## build 98
==> flow/design.v <==
`timescale 1ns / 1ps
module PC(
    input clk,                  
    input rst,                  
    input load,                 
    input [15:0] data,          
    output reg [15:0] count     
);
    always @(posedge clk or posedge rst) begin
        if (rst) begin
            count <= 16'b0;     
        end else if (load) begin
            count <= data;      
        end else begin
            count <= count + 1;  
        end
    end
endmodule
module ControlUnit (
    input [3:0] opcode,       
    output reg mem_read,      
    output reg mem_write,     
    output reg reg_write,     
    output reg [3:0] alu_op,  
    output reg pc_write,      
    output reg branch_eq,     
    output reg branch_ne,     
    output reg imm_load       
);
    always @(*) begin
        mem_read = 0;
        mem_write = 0;
        reg_write = 0;
        alu_op = 4'b0000;
        pc_write = 0;
        branch_eq = 0;
        branch_ne = 0;
        imm_load = 0;
        case (opcode)
            4'b0000: begin  
                alu_op = 4'b0000;  
                reg_write = 1;
            end
            4'b0001: begin  
                alu_op = 4'b0001;  
                reg_write = 1;
            end
            4'b0010: begin  
                alu_op = 4'b0010;  
                reg_write = 1;
            end
            4'b0011: begin  
                alu_op = 4'b0011;  
                reg_write = 1;
            end
            4'b0100: begin  
                alu_op = 4'b0100;  
                reg_write = 1;
            end
            4'b0101: begin  
                alu_op = 4'b0101;  
                reg_write = 1;
            end
            4'b0110: begin  
                alu_op = 4'b0110;  
                reg_write = 1;
            end
            4'b0111: begin  
                alu_op = 4'b0111;  
                reg_write = 1;
            end
            4'b1000: begin  
                alu_op = 4'b1000;  
                mem_read = 1;
                reg_write = 1;
            end
            4'b1001: begin  
                alu_op = 4'b1001;  
                mem_write = 1;
            end
            4'b1010: begin  
                alu_op = 4'b1010;  
                reg_write = 1;
            end
            4'b1011: begin  
                imm_load = 1;
                reg_write = 1;
            end
            4'b1100: begin  
                alu_op = 4'b1100;  
                pc_write = 1;
            end
            4'b1101: begin  
                alu_op = 4'b1101;  
                branch_eq = 1;
            end
            4'b1110: begin  
                alu_op = 4'b1110;  
                branch_ne = 1;
            end
            4'b1111: begin  
            end
            default: begin
                alu_op = 4'b0000;
            end
        endcase
        if (mem_write) begin
            pc_write = 0;  
        end
        if (mem_read) begin
            pc_write = 0;  
        end
    end
endmodule
`timescale 1ns / 1ps
module RegisterFile(
    input clk,                      
    input rst,                      
    input [3:0] read_addr1,         
    input [3:0] read_addr2,         
    input [3:0] write_addr,         
    input [15:0] write_data,        
    input write_enable,             
    output reg [15:0] read_data1,   
    output reg [15:0] read_data2    
);
    reg [15:0] registers [0:15];
    always @(*) begin
        read_data1 = registers[read_addr1];
        read_data2 = registers[read_addr2];
    end
    always @(posedge clk or posedge rst) begin
        if (rst) begin
         integer i;
            for (i = 0; i < 16; i = i + 1) begin
                registers[i] <= 16'b0;
            end
        end else if (write_enable) begin
            registers[write_addr] <= write_data;
        end
    end
endmodule
`timescale 1ns / 1ps
module alu(
    input clk,                
    input rst,                
    input load,               
    input en,                 
    input wr_en,              
    input [3:0] OPsel,        
    input [15:0] A,           
    input [15:0] B,           
    output reg [15:0] result,  
    output reg Z,             
    output reg N,             
    output reg C,             
    output reg V,             
    output [15:0] pc_out,     
    output [15:0] mem_data,   
    output        mem_en,      
    output        mem_wr_en,   
    output [15:0] mem_addr,    
    output [15:0] mem_wr_data, 
    input  [15:0] mem_rd_data  
);
    reg pc_load;  
    PC pc_inst(
        .clk(clk),
        .rst(rst),
        .load(pc_load),
        .data(B),        
        .count(pc_out)   
    );
    reg [15:0] wr_data;  
    assign mem_en      = en;
    assign mem_wr_en   = wr_en;
    assign mem_addr    = B;        
    assign mem_wr_data = wr_data;
    assign mem_data    = mem_rd_data;  
    always @(*) begin
        result = 16'b0;
        wr_data = A;
        pc_load = 0;
        Z = 0;
        N = 0;
        C = 0;
        V = 0;
        case (OPsel)
            4'b0000: begin  
                {C, result} = A + B;                 
                V = (~A[15] & ~B[15] & result[15]) | (A[15] & B[15] & ~result[15]);  
            end
            4'b0001: begin  
                {C, result} = A - B;                 
                V = (A[15] & ~B[15] & ~result[15]) | (~A[15] & B[15] & result[15]);  
            end
            4'b0010: result = A * B;                 
            4'b0011: result = (B != 0) ? A / B : 16'b0;  
            4'b0100: result = A & B;                 
            4'b0101: result = A | B;                 
            4'b0110: result = A ^ B;                 
            4'b0111: result = ~A;                    
            4'b1000: result = mem_data;              
            4'b1001: wr_data = A;                    
            4'b1100: begin                           
                pc_load = 1;                         
            end
            4'b1101: begin                           
                if (!Z)
                    pc_load = 1;                     
            end
            4'b1110: begin                           
                if (Z)
                    pc_load = 1;                     
            end
            4'b1111: ;                               
            default: result = 16'b0;                 
        endcase
        Z = (result == 16'b0) ? 1'b1 : 1'b0;   
        N = result[15];                        
    end
endmodule
`timescale 1ns / 1ps
module Datapath(
    input clk,
    input rst,
    input [15:0] gpio_in,
    output [15:0] gpio_out,
    output [15:0] imem_addr,
    input  [15:0] imem_rdata,
    output        dmem_en,
    output        dmem_we,
    output [15:0] dmem_addr,
    output [15:0] dmem_wdata,
    input  [15:0] dmem_rdata
);
    wire [15:0] instruction;
    wire [3:0] opcode;
    wire [3:0] rs1, rs2, rd;
    wire [15:0] imm;
    wire [15:0] A, B;
    wire [15:0] alu_result;
    wire [15:0] mem_data;
    wire [15:0] pc_out;
    wire mem_read, mem_write, reg_write, pc_write, branch_eq, branch_ne, imm_load;
    wire [3:0] alu_op;
    PC pc_inst (
        .clk(clk),
        .rst(rst),
        .load(pc_write),
        .data(alu_result),    
        .count(pc_out)
    );
    assign imem_addr = pc_out;
    assign instruction = imem_rdata;
    assign opcode = instruction[15:12];
    assign rs1 = instruction[11:8];
    assign rs2 = instruction[7:4];
    assign rd = instruction[3:0];
    assign imm = instruction[7:0];  
    ControlUnit cu (
        .opcode(opcode),
        .mem_read(mem_read),
        .mem_write(mem_write),
        .reg_write(reg_write),
        .alu_op(alu_op),
        .pc_write(pc_write),
        .branch_eq(branch_eq),
        .branch_ne(branch_ne),
        .imm_load(imm_load)
    );
    RegisterFile rf (
        .clk(clk),
        .rst(rst),
        .read_addr1(rs1),
        .read_addr2(rs2),
        .write_addr(rd),
        .write_data(alu_result),    
        .write_enable(reg_write),
        .read_data1(A),
        .read_data2(B)
    );
    alu alu_inst (
        .clk(clk),
        .rst(rst),
        .load(pc_write),
        .en(mem_read | mem_write),
        .wr_en(mem_write),
        .OPsel(alu_op),
        .A(A),
        .B(B),
        .result(alu_result),
        .Z(),
        .N(),
        .C(),
        .V(),
        .pc_out(),      
        .mem_data(mem_data),
        .mem_en(dmem_en),
        .mem_wr_en(dmem_we),
        .mem_addr(dmem_addr),
        .mem_wr_data(dmem_wdata),
        .mem_rd_data(dmem_rdata)
    );
    assign gpio_out = A;   
endmodule
clock: 33.0 ns
lec_check: 0
cap_margin: 20
cell_pad_in_sites_global_placement: 0
core_margin: 2
core_utilization: 66
gpl_routability_driven: 1
hold_slack_margin: -0.09
max_routing_layer: met4
min_routing_layer: met1
setup_slack_margin: -2.0
slew_margin: 30
tns_end_percent: 40
run.sh (not shown) runs the stock make flow with config.mk's settings and CLKGATE_MAP_FILE=.
What the final checks of build 98 revealed, after a flow that finished every stage, was a layout that fails on negative setup slack.
Input changes introduced in build 8 (baseline for comparison: build 98):
Settings: clearing SETUP_SLACK_MARGIN, which used to be -2.0; clearing GPL_ROUTABILITY_DRIVEN, which used to be 1; clearing HOLD_SLACK_MARGIN, which used to be -0.09; clearing CELL_PAD_IN_SITES_GLOBAL_PLACEMENT, which used to be 0; swapping 30 for 20 in SLEW_MARGIN; clearing TNS_END_PERCENT, which used to be 40; swapping 66 for 33 in CORE_UTILIZATION; clearing MIN_ROUTING_LAYER, which used to be met1; clearing MAX_ROUTING_LAYER, which used to be met4; swapping 33.0 for 43.6 in the clock period (ns, I/O delays scaled along).
[summary]
- Build 8 against build 98: die size went up by 98%; total number of nets in the final design down about 11%.
- Build 8 did not stop at any stage, and its layout met the timing, design-rule and antenna checks.
- Higher total area of multi-input combinational cells among build 98 and build 8: build 98
The following lists how build 26 was set up differently from build 8:
Settings: MAX_ROUTING_LAYER: unset -> met4; CORE_UTILIZATION: 33 -> 65; the clock period (ns, I/O delays scaled along): 43.6 -> 36.6.
==> comparison <==
Worst setup margin: build 26 lower than build 8. Build 26 vs build 8: critical path data arrival time down in build 26. Nothing crashed in build 26 and all stages finished; the problem is that the final layout failed, the offending checks being negative setup slack. There was hardly any difference in clock slew at the register clock pins of the worst setup and hold paths between build 26 and build 8. Against build 8, build 26 reports a number of fillers in the final layout that is lower. Relative to build 8, total inserted antenna cells increased by 6 in build 26. Compared with build 8, in build 26 total met2 wirelength after detailed routing climbed 4.7%, relative area of clock buffers and inverters in the final design went down.
